==> inputs of job 1890 <==
==> flow/design.v <==
`timescale 1ns / 1ps
module bcd(clk, rst, broj, desetice, jedinice);
   input clk;                                               
   input rst;                                               
   input  [7:0] broj;                                       
   output reg [3:0] desetice;                               
   output reg [3:0] jedinice;                               
   reg [15:0] shift;                                        
   reg [3:0] i;                                             
   reg [15:0] t;                                            
   always @(posedge clk)
   begin
      if (rst)
         i <= 4'd0;
      else
      begin
         t = shift;
         if (i == 0)                                        
         begin
            t[15:8] = 8'd0;
            t[7:0] = broj;
         end
         if (i < 8)                                         
         begin
            if (t[11:8] >= 5)                               
               t[11:8] = t[11:8] + 4'd3;                    
            if (t[15:12] >= 5)                              
               t[15:12] = t[15:12] + 4'd3;                  
            t = t << 1;                                     
            shift <= t;
            i <= i + 4'd1;
         end
         else                                               
         begin
            desetice <= shift[15:12];
            jedinice <= shift[11:8];
            i <= 4'd0;
         end
      end
   end
endmodule
`timescale 1ns / 1ps
module kosarka(
      input clk,                                            
      input rst,                                            
      input b0,b1,b2,b3,                                    
      input p0,p1,p2,                                       
      output a,b,c,d,e,f,g,dp,                              
      output [3:0] an                                       
    );
localparam [16:0] DIV_D = 17'd25;                           
localparam [28:0] DIV_V = 29'd500;                          
reg clkD,clkV;                                              
reg [16:0] brojacD;                                         
reg [28:0] brojacV;                                         
reg [7:0] vremeA,vremeB,rezulA,rezulB;                      
reg [3:0] displej;                                          
reg [6:0] s_seg;                                            
reg [3:0] cifra;                                            
reg stop;                                                   
wire [3:0] vremeAdesetice, vremeAjedinice, vremeBdesetice, vremeBjedinice;   
wire [3:0] rezulAdesetice, rezulAjedinice, rezulBdesetice, rezulBjedinice;   
reg stanjeB0, stanjeB1, stanjeB2, stanjeB3;                 
bcd bcd_vremeA(clk, rst, vremeA, vremeAdesetice, vremeAjedinice);
bcd bcd_vremeB(clk, rst, vremeB, vremeBdesetice, vremeBjedinice);            
bcd bcd_rezulA(clk, rst, rezulA, rezulAdesetice, rezulAjedinice);
bcd bcd_rezulB(clk, rst, rezulB, rezulBdesetice, rezulBjedinice);
wire tickD = (brojacD == DIV_D) && !clkD;                   
wire tickV = (brojacV == DIV_V) && !clkV;                   
reg n_stop, n_s0, n_s1, n_s2, n_s3;
reg [7:0] n_rezulA, n_rezulB;
reg [3:0] n_displej, n_cifra;
always @(*)
   begin
      n_stop = stop;
      n_s0 = stanjeB0; n_s1 = stanjeB1; n_s2 = stanjeB2; n_s3 = stanjeB3;
      n_rezulA = rezulA; n_rezulB = rezulB;
      n_displej = displej; n_cifra = cifra;
      if(vremeA==0 && vremeB==0)                            
         n_stop = 1'b1;                                     
      case({p2,cifra})
         5'b00111: begin n_displej = vremeBjedinice; n_cifra = 4'b1110; end
         5'b01110: begin n_displej = vremeBdesetice; n_cifra = 4'b1101; end   
         5'b01101: begin n_displej = vremeAjedinice; n_cifra = 4'b1011; end
         5'b01011: begin n_displej = vremeAdesetice; n_cifra = 4'b0111; end
         5'b10111: begin n_displej = rezulBjedinice; n_cifra = 4'b1110; end
         5'b11110: begin n_displej = rezulBdesetice; n_cifra = 4'b1101; end   
         5'b11101: begin n_displej = rezulAjedinice; n_cifra = 4'b1011; end
         5'b11011: begin n_displej = rezulAdesetice; n_cifra = 4'b0111; end
         default: ;
      endcase
      if(b0 == 1'b1)
         n_s0 = 1'b1;                                       
      if(n_s0==1'b1 && b0 == 1'b0)                          
      begin
         n_stop = ~n_stop;                                  
         n_s0 = 1'b0;
      end
      if(b1 == 1'b1)
         n_s1 = 1'b1;                                       
      if(n_s1==1'b1 && b1 == 1'b0)
      begin
         case({p1,p0})
            2'b00: n_rezulB = n_rezulB+8'd3;                
            2'b01: n_rezulB = n_rezulB-8'd3;
            2'b10: n_rezulA = n_rezulA+8'd3;
            2'b11: n_rezulA = n_rezulA-8'd3;
         endcase
         n_s1 = 1'b0;
      end
      if(b2 == 1'b1)
         n_s2 = 1'b1;                                       
      if(n_s2==1'b1 && b2 == 1'b0)
      begin
         case({p1,p0})
            2'b00: n_rezulB = n_rezulB+8'd2;                
            2'b01: n_rezulB = n_rezulB-8'd2;
            2'b10: n_rezulA = n_rezulA+8'd2;
            2'b11: n_rezulA = n_rezulA-8'd2;
         endcase
         n_s2 = 1'b0;
      end
      if(b3 == 1'b1)
         n_s3 = 1'b1;                                       
      if(n_s3==1'b1 && b3 == 1'b0)
      begin
         case({p1,p0})
            2'b00: n_rezulB = n_rezulB+8'd1;                
            2'b01: n_rezulB = n_rezulB-8'd1;
            2'b10: n_rezulA = n_rezulA+8'd1;
            2'b11: n_rezulA = n_rezulA-8'd1;
         endcase
         n_s3 = 1'b0;
      end
   end
always @(posedge clk)
   begin
      if (rst)
      begin
         clkD <= 1'b0; clkV <= 1'b0;
         brojacD <= 17'd0; brojacV <= 29'd0;
         vremeA <= 8'd40; vremeB <= 8'd0;                   
         rezulA <= 8'd0; rezulB <= 8'd0;
         displej <= 4'b0110;
         s_seg <= 7'd0;
         cifra <= 4'b1110;
         stop <= 1'b1;
         stanjeB0 <= 1'b0; stanjeB1 <= 1'b0; stanjeB2 <= 1'b0; stanjeB3 <= 1'b0;
      end
      else
      begin
         if(brojacD==DIV_D)                                 
         begin
            clkD <= ~clkD;
            brojacD <= 17'd1;
         end
         else
            brojacD <= brojacD+17'd1;
         if(brojacV==DIV_V)                                 
         begin
            clkV <= ~clkV;
            brojacV <= 29'd1;
         end
         else
            brojacV <= brojacV+29'd1;
         case(displej)
            4'd0 : s_seg <= 7'b1000000;                     
            4'd1 : s_seg <= 7'b1111001;                     
            4'd2 : s_seg <= 7'b0100100;                     
            4'd3 : s_seg <= 7'b0110000;                     
            4'd4 : s_seg <= 7'b0011001;                     
            4'd5 : s_seg <= 7'b0010010;                     
            4'd6 : s_seg <= 7'b0000010;                     
            4'd7 : s_seg <= 7'b1111000;                     
            4'd8 : s_seg <= 7'b0000000;                     
            4'd9 : s_seg <= 7'b0010000;                     
            default : s_seg <= 7'b1000000;                  
         endcase
         if (tickV)                                         
         begin
            if(stop==0)                                     
            begin
               if(vremeB==0)                                
               begin
                  vremeB <= 8'd59;                          
                  vremeA <= vremeA-8'd1;                    
               end
               else
                  vremeB <= vremeB-8'd1;
            end
         end
         if (tickD)                                         
         begin
            stop <= n_stop;
            stanjeB0 <= n_s0; stanjeB1 <= n_s1; stanjeB2 <= n_s2; stanjeB3 <= n_s3;
            rezulA <= n_rezulA; rezulB <= n_rezulB;
            displej <= n_displej;
            cifra <= n_cifra;
         end
      end
   end
assign an = cifra;
assign {g, f, e, d, c, b, a} = s_seg;                       
assign dp = 1'b1;                                           
endmodule
==> flow/run.sh <==
#!/bin/bash
# the make line also repeats each setting of config.mk as NAME=value (left out here)
make -C /OpenROAD-flow-scripts/flow DESIGN_CONFIG=/design/flow/config.mk WORK_HOME=/design/flow/orfs CLKGATE_MAP_FILE= finish
==> flow/config.mk <==
export PLATFORM = sky130hd
export DESIGN_NAME = kosarka
export DESIGN_NICKNAME = kosarka
export VERILOG_FILES = /design/flow/design.v
export SDC_FILE = /design/flow/constraint.sdc
export NUM_CORES = 4
export LEC_CHECK = 0
export CAP_MARGIN = 20
export CORE_MARGIN = 2
export CORE_UTILIZATION = 40
export HOLD_SLACK_MARGIN = 0.22
export PLACE_DENSITY_LB_ADDON = 0.26
export SLEW_MARGIN = 5
==> flow/constraint.sdc <==
create_clock -name core_clock -period 10.0 [get_ports {clk}]
set_input_delay 2.0000 -clock core_clock [delete_from_list [all_inputs] [get_ports {clk}]]
set_output_delay 2.0000 -clock core_clock [all_outputs]
set_load 0.01 [all_outputs]
==> inputs of job 4831, as changes to job 1890 <==
==> flow/config.mk (replaced) <==
export PLATFORM = sky130hd
export DESIGN_NAME = kosarka
export DESIGN_NICKNAME = kosarka
export VERILOG_FILES = /design/flow/design.v
export SDC_FILE = /design/flow/constraint.sdc
export NUM_CORES = 4
export LEC_CHECK = 0
export ABC_AREA = 0
export CAP_MARGIN = 30
export CELL_PAD_IN_SITES_DETAIL_PLACEMENT = 2
export CELL_PAD_IN_SITES_GLOBAL_PLACEMENT = 3
export CORE_MARGIN = 2
export CORE_UTILIZATION = 21
export CTS_CLUSTER_SIZE = 20
export GPL_ROUTABILITY_DRIVEN = 1
export HOLD_SLACK_MARGIN = 0.01
export MIN_ROUTING_LAYER = met2
export PLACE_DENSITY_LB_ADDON = 0.04
export SLEW_MARGIN = 25
export TNS_END_PERCENT = 15
==> flow/constraint.sdc (replaced) <==
create_clock -name core_clock -period 7.27 [get_ports {clk}]
set_input_delay 1.4540 -clock core_clock [delete_from_list [all_inputs] [get_ports {clk}]]
set_output_delay 1.4540 -clock core_clock [all_outputs]
set_load 0.01 [all_outputs]
==> inputs of job 6734, as changes to job 1890 <==
--- a/flow/config.mk
+++ b/flow/config.mk
@@ -7,7 +7,7 @@
 export LEC_CHECK = 0
 export CAP_MARGIN = 20
-export CORE_MARGIN = 2
-export CORE_UTILIZATION = 40
-export HOLD_SLACK_MARGIN = 0.22
+export CORE_MARGIN = 8
+export CORE_UTILIZATION = 51
+export HOLD_SLACK_MARGIN = 0.29
 export PLACE_DENSITY_LB_ADDON = 0.26
 export SLEW_MARGIN = 5
==> comparison table <==
| metric | job 6734 | job 4831 | job 1890 |
|---|---|---|---|
| Met1 capacity usage during global routing | 0.2169 | 0 | 0.2160 |
| Main power group | sequential cells | the clock network | sequential cells |
| Area Overhead vs Synth | 9.093% | 16.86% | 10.28% |
| Area share of buffers outside the clock network | 0.02037 | 0.02496 | 0.02015 |
| Routed via count divided by cell count | 5.586 | 6.083 | 5.295 |
| First-pass GRT wire length | 40.04 mm | 58.33 mm | 41.70 mm |
| Routability-driven placement congestion ratio | 0.9410 | 0.7875 | 0.8758 |
| Combinational power | 0.166 mW | 0.245 mW | 0.165 mW |
| Share of the final layout cell area in multi-input gates | 0.4823 | 0.4504 | 0.4771 |
| CP Data Required Time | 10.38 ns | 7.72 ns | 10.40 ns |
| Clock group share of total power | 0.421 | 0.484 | 0.429 |
| Status | complete, no violations | complete, no violations | complete, no violations |
| DPL Wire Length | 16.21 mm | 25.06 mm | 16.53 mm |
| Ratio of final minimum period to clock period | 0.7064 | 0.8000 | 0.7066 |
| Met1 wire length | 11.03 mm | 0 µm | 11.76 mm |
| Layout Skew | 0.007069 ns | 0.02583 ns | 0.009587 ns |
| Slowest CP cell | sky130_fd_sc_hd__nand2b_1 | sky130_fd_sc_hd__fa_1 | sky130_fd_sc_hd__nand2b_1 |
| Count of inserted tapcells | 285 | 748 | 384 |
| Number of cells after detailed placement | 1,554 | 2,026 | 1,653 |


==> trial 32: inputs <==
RTL: the design.v shown in full above, as it stands there.
Settings: LEC_CHECK=0, ABC_AREA=1, CAP_MARGIN=20, CORE_MARGIN=2, CORE_UTILIZATION=72, CTS_CLUSTER_DIAMETER=29, CTS_CLUSTER_SIZE=39, PLACE_DENSITY=0.95, SETUP_SLACK_MARGIN=0.64, SLEW_MARGIN=20; clock period 3.99 ns.
run.sh (not shown) runs the stock make flow with config.mk's settings and CLKGATE_MAP_FILE=.
==> build 73 (differences from trial 32) <==
==> flow/config.mk (replaced) <==
export PLATFORM = sky130hd
export DESIGN_NAME = kosarka
export DESIGN_NICKNAME = kosarka
export VERILOG_FILES = /design/flow/design.v
export SDC_FILE = /design/flow/constraint.sdc
export NUM_CORES = 4
export LEC_CHECK = 0
export ABC_AREA = 0
export CAP_MARGIN = 0
export CORE_MARGIN = 2
export CORE_UTILIZATION = 71
export CTS_CLUSTER_SIZE = 39
export HOLD_SLACK_MARGIN = 0.28
export PLACE_DENSITY = 0.35
export SETUP_SLACK_MARGIN = 0.53
export SLEW_MARGIN = 20
==> qor summary <==
Area fraction in compound gates after synthesis: trial 32 0.119; build 73 0.123
Number of distinct library cells after synthesis: trial 32 62; build 73 88
Placed cell count: trial 32 1759; build 73 1590
Post-CTS repair timing setup buffer count: trial 32 21; build 73 14
Run status: trial 32 aborted with a tool error; build 73 failed layout checks
Stage where the flow stopped: trial 32 global routing (5_1_grt); build 73 -
Violated checks: trial 32 -; build 73 setup timing
DP HPWL: trial 32 21700 um; build 73 18200 um
Core Region: trial 32 15800 sq um; build 73 16000 sq um
Chip area: trial 32 17200 sq um; build 73 17500 sq um
Vertical extent of the die: trial 32 131 um; build 73 132 um
Floorplan-stage core utilization: trial 32 0.735; build 73 0.732
Avg Synthesized Cell Area: trial 32 7.89 sq um; build 73 8.99 sq um
Share of the synthesized area in the top cell type: trial 32 0.237; build 73 0.236
Post-Syn Area: trial 32 11600 sq um; build 73 11700 sq um
Net Count, Synth: trial 32 1537; build 73 1365
Number of cell instances after yosys synthesis: trial 32 1475; build 73 1303
Deepest level of the CTS H-tree: trial 32 2; build 73 1
Simple-gate share of the synthesized area: trial 32 0.268; build 73 0.248


==> inputs of run a <==
RTL: the design.v shown in full above, as it stands there.
clock: 10.0 ns
lec_check: 0
cap_margin: 20
core_margin: 2
core_utilization: 40
slew_margin: 20
==> inputs of run b, as changes to run a <==
--- a/flow/config.mk
+++ b/flow/config.mk
@@ -7,5 +7,5 @@
 export LEC_CHECK = 0
 export CAP_MARGIN = 20
 export CORE_MARGIN = 2
-export CORE_UTILIZATION = 40
+export CORE_UTILIZATION = 57
 export SLEW_MARGIN = 20
==> flow/constraint.sdc (replaced) <==
create_clock -name core_clock -period 4.06 [get_ports {clk}]
set_input_delay 0.8120 -clock core_clock [delete_from_list [all_inputs] [get_ports {clk}]]
set_output_delay 0.8120 -clock core_clock [all_outputs]
set_load 0.01 [all_outputs]
==> inputs of run c, as changes to run a <==
--- a/flow/config.mk
+++ b/flow/config.mk
@@ -5,7 +5,10 @@
 export SDC_FILE = /design/flow/constraint.sdc
 export NUM_CORES = 4
 export LEC_CHECK = 0
+export ABC_AREA = 1
 export CAP_MARGIN = 20
 export CORE_MARGIN = 2
-export CORE_UTILIZATION = 40
+export CORE_UTILIZATION = 72
+export CTS_CLUSTER_SIZE = 10
+export SETUP_SLACK_MARGIN = 1.11
 export SLEW_MARGIN = 20
==> flow/constraint.sdc (replaced) <==
create_clock -name core_clock -period 3.99 [get_ports {clk}]
set_input_delay 0.7980 -clock core_clock [delete_from_list [all_inputs] [get_ports {clk}]]
set_output_delay 0.7980 -clock core_clock [all_outputs]
set_load 0.01 [all_outputs]
==> summary of the runs <==
Between run c and run a, the lower non-clock buffer count is in run a (gap 102). Via count: run a < run b < run c. In synthesized cell count, run b and run a do not differ. The highest core utilization belongs to run c, the lowest to run a. Run a ran to the end with no violations. Run b finished but failed the layout checks on setup timing. Run c finished clean. Sequential power: run c > run b > run a. Power, highest first: run c, run b, run a. Sequential share of layout area, lowest first: run c, run b, run a. Area after synthesis: run a is higher than run c (0.65%). In run a the first-iteration DRC count is lower than in run b, by 2.2%.


==> trial 4: inputs <==
RTL: the design.v shown in full above, as it stands there.
clock: 3.99 ns
lec_check: 0
abc_area: 1
cap_margin: 20
core_margin: 2
core_utilization: 72
cts_cluster_diameter: 26
cts_cluster_size: 39
place_density: 0.95
setup_slack_margin: 0.64
slew_margin: 20
==> inputs of build 1, as changes to trial 4 <==
ABC_AREA = not set   (was 1)
CORE_UTILIZATION = 71   (was 72)
CTS_CLUSTER_DIAMETER = not set   (was 26)
CTS_CLUSTER_SIZE = not set   (was 39)
PLACE_DENSITY = not set   (was 0.95)
PLACE_DENSITY_LB_ADDON = 0.09   (was not set)
SETUP_SLACK_MARGIN = not set   (was 0.64)
==> flow/constraint.sdc (replaced) <==
create_clock -name core_clock -period 6.4 [get_ports {clk}]
set_input_delay 1.2800 -clock core_clock [delete_from_list [all_inputs] [get_ports {clk}]]
set_output_delay 1.2800 -clock core_clock [all_outputs]
set_load 0.01 [all_outputs]
==> inputs of build 26, as changes to trial 4 <==
ABC_AREA = not set   (was 1)
CORE_UTILIZATION = 40   (was 72)
CTS_CLUSTER_DIAMETER = not set   (was 26)
CTS_CLUSTER_SIZE = not set   (was 39)
PLACE_DENSITY = not set   (was 0.95)
SETUP_SLACK_MARGIN = not set   (was 0.64)
==> flow/constraint.sdc (replaced) <==
create_clock -name core_clock -period 7.18 [get_ports {clk}]
set_input_delay 1.4360 -clock core_clock [delete_from_list [all_inputs] [get_ports {clk}]]
set_output_delay 1.4360 -clock core_clock [all_outputs]
set_load 0.01 [all_outputs]
==> inputs of trial 14, as changes to trial 4 <==
ABC_AREA = 0   (was 1)
CAP_MARGIN = 30   (was 20)
CELL_PAD_IN_SITES_DETAIL_PLACEMENT = 2   (was not set)
CELL_PAD_IN_SITES_GLOBAL_PLACEMENT = 3   (was not set)
CORE_ASPECT_RATIO = 1.19   (was not set)
CORE_UTILIZATION = 21   (was 72)
CTS_CLUSTER_DIAMETER = not set   (was 26)
CTS_CLUSTER_SIZE = 20   (was 39)
GPL_ROUTABILITY_DRIVEN = 1   (was not set)
HOLD_SLACK_MARGIN = 0.01   (was not set)
MAX_ROUTING_LAYER = met4   (was not set)
MIN_ROUTING_LAYER = met2   (was not set)
PLACE_DENSITY = not set   (was 0.95)
PLACE_DENSITY_LB_ADDON = 0.04   (was not set)
SETUP_SLACK_MARGIN = not set   (was 0.64)
SLEW_MARGIN = 25   (was 20)
TNS_END_PERCENT = 15   (was not set)
==> flow/constraint.sdc (replaced) <==
create_clock -name core_clock -period 7.27 [get_ports {clk}]
set_input_delay 1.4540 -clock core_clock [delete_from_list [all_inputs] [get_ports {clk}]]
set_output_delay 1.4540 -clock core_clock [all_outputs]
set_load 0.01 [all_outputs]
==> commit_impl_results.txt <==
Store results of the implementation flow

- The post-placement cell area is 0.01263 mm².
- Status: stopped before the end
* Floorplan die height: 131.1 µm
- Detailed placement finished with a half-perimeter wire length of 21.67 mm.
* GR Util met3: 56.48%
* Distinct cell type count after synthesis: 62
* Error msg: [ERROR GRT-0116] Global routing finished with congestion. Check the congestion regions in the DRC Viewer.
- Total global-route track usage over all layers is 73.75%.
- Placement row count: 46
- Routing resource usage on met2 recorded by global route was 90.47%.
- Stage at which the flow ended: global routing
- Cell count after placement: 1759
- In this run, the synthesized area fraction spent on xor and xnor cells is recorded as 3.011%.
- Synth cell count leaders: sky130_fd_sc_hd__nand2_1 (317), sky130_fd_sc_hd__inv_1 (215), sky130_fd_sc_hd__dfxtp_1 (116), sky130_fd_sc_hd__nor2_1 (116), sky130_fd_sc_hd__nand3_1 (99)
[end of results for trial 4]
==> commit_impl_results.txt <==
Store results of the implementation flow

- Placement row count: 94
* Post-DP HPWL: 25.57 mm
* Cell count after placement: 1995
* Basic Gates by Area: 24.80%
- Floorplan core area: 0.05516 mm²
* Clock buffer count from CTS: 29
* Global router's overall resource usage: 20.77%
* Synth cell count leaders: sky130_fd_sc_hd__nand2_1 (176), sky130_fd_sc_hd__nor2_1 (154), sky130_fd_sc_hd__dfxtp_1 (116), sky130_fd_sc_hd__edfxtp_1 (92), sky130_fd_sc_hd__a21oi_1 (73)
- For met2 alone, demand over resource in global routing was 24.56%.
- Global routing used 26.83% of the available met3 tracks.
- Seq cells: 208
* Number of non-filler instances in the completed layout: 2050
* Floorplan die height: 261.6 µm
- The placed instances occupy a cell area of 0.01263 mm².
* Status: complete, no violations
- Actual slew at the worst max-slew pin: 804.0 ps
* Clock Power: 1410 µW
- Clock latency reported for the late side of the worst-skew pair: 590 ps
[end of results for trial 14]
==> commit_impl_results.txt <==
Store results of the implementation flow

- M2 GR Usage: 26.64%
- Global router's overall resource usage: 16.05%
* Floorplan die height: 175.1 µm
- The run finished with no timing, DRC or antenna violations.
- XORs/XNORs by Area: 7.544%
- The count of nets left with antenna violations once routing finished came out at 0.
- Routing resource usage on met3 recorded by global route was 2.502%.
- The netlist uses 88 different library cells.
- In this run, placement finished with an instance count of 1657.
* Synth cell count leaders: sky130_fd_sc_hd__nand2_1 (176), sky130_fd_sc_hd__nor2_1 (154), sky130_fd_sc_hd__dfxtp_1 (116), sky130_fd_sc_hd__edfxtp_1 (92), sky130_fd_sc_hd__a21oi_1 (73)
- Placement row count: 62
* Post-DP HPWL: 16.83 mm
[end of results for build 26]
==> commit_impl_results.txt <==
Store results of the implementation flow

- Status: complete, no violations
- After detailed placement, the design holds a cell count of 1490.
- For reference, the top cells by count after synthesis are sky130_fd_sc_hd__nand2_1 (176), sky130_fd_sc_hd__nor2_1 (154), sky130_fd_sc_hd__dfxtp_1 (116), sky130_fd_sc_hd__edfxtp_1 (92), sky130_fd_sc_hd__a21oi_1 (73).
- In the global route stage, met3 resource usage came out at 3.678%.
- Critical path depth in cells: 19
* Capture endpoint of the worst hold path: stanjeB0$_SDFFE_PP0P_
* Floorplan die height: 132.4 µm
- For this run, global-route usage on met2 was measured as 45.71%.
- The critical path ends at rezulB[7]$_SDFFE_PP0P_.
- By area, the class that comes first in the final layout consists of logic gates.
* Worst supply voltage drop on vdd: 0.0002850 V
- In the CTS report, the clock slew at the register clock pins of the worst setup and hold paths is listed as 70 ps.
- Placement row count: 46
* Area after DPL: 0.01198 mm²
- XORs/XNORs by Area: 7.544%
- Global routing used 27.11% of the available tracks across all layers.
- Largest net degree at the start of global routing: 57
- The first global-routing pass estimated 40.18 mm of wire.
- Distinct cell type count after synthesis: 88
[end of results for build 1]
Power figures rest on the tool's default switching activity, not on a simulated workload.
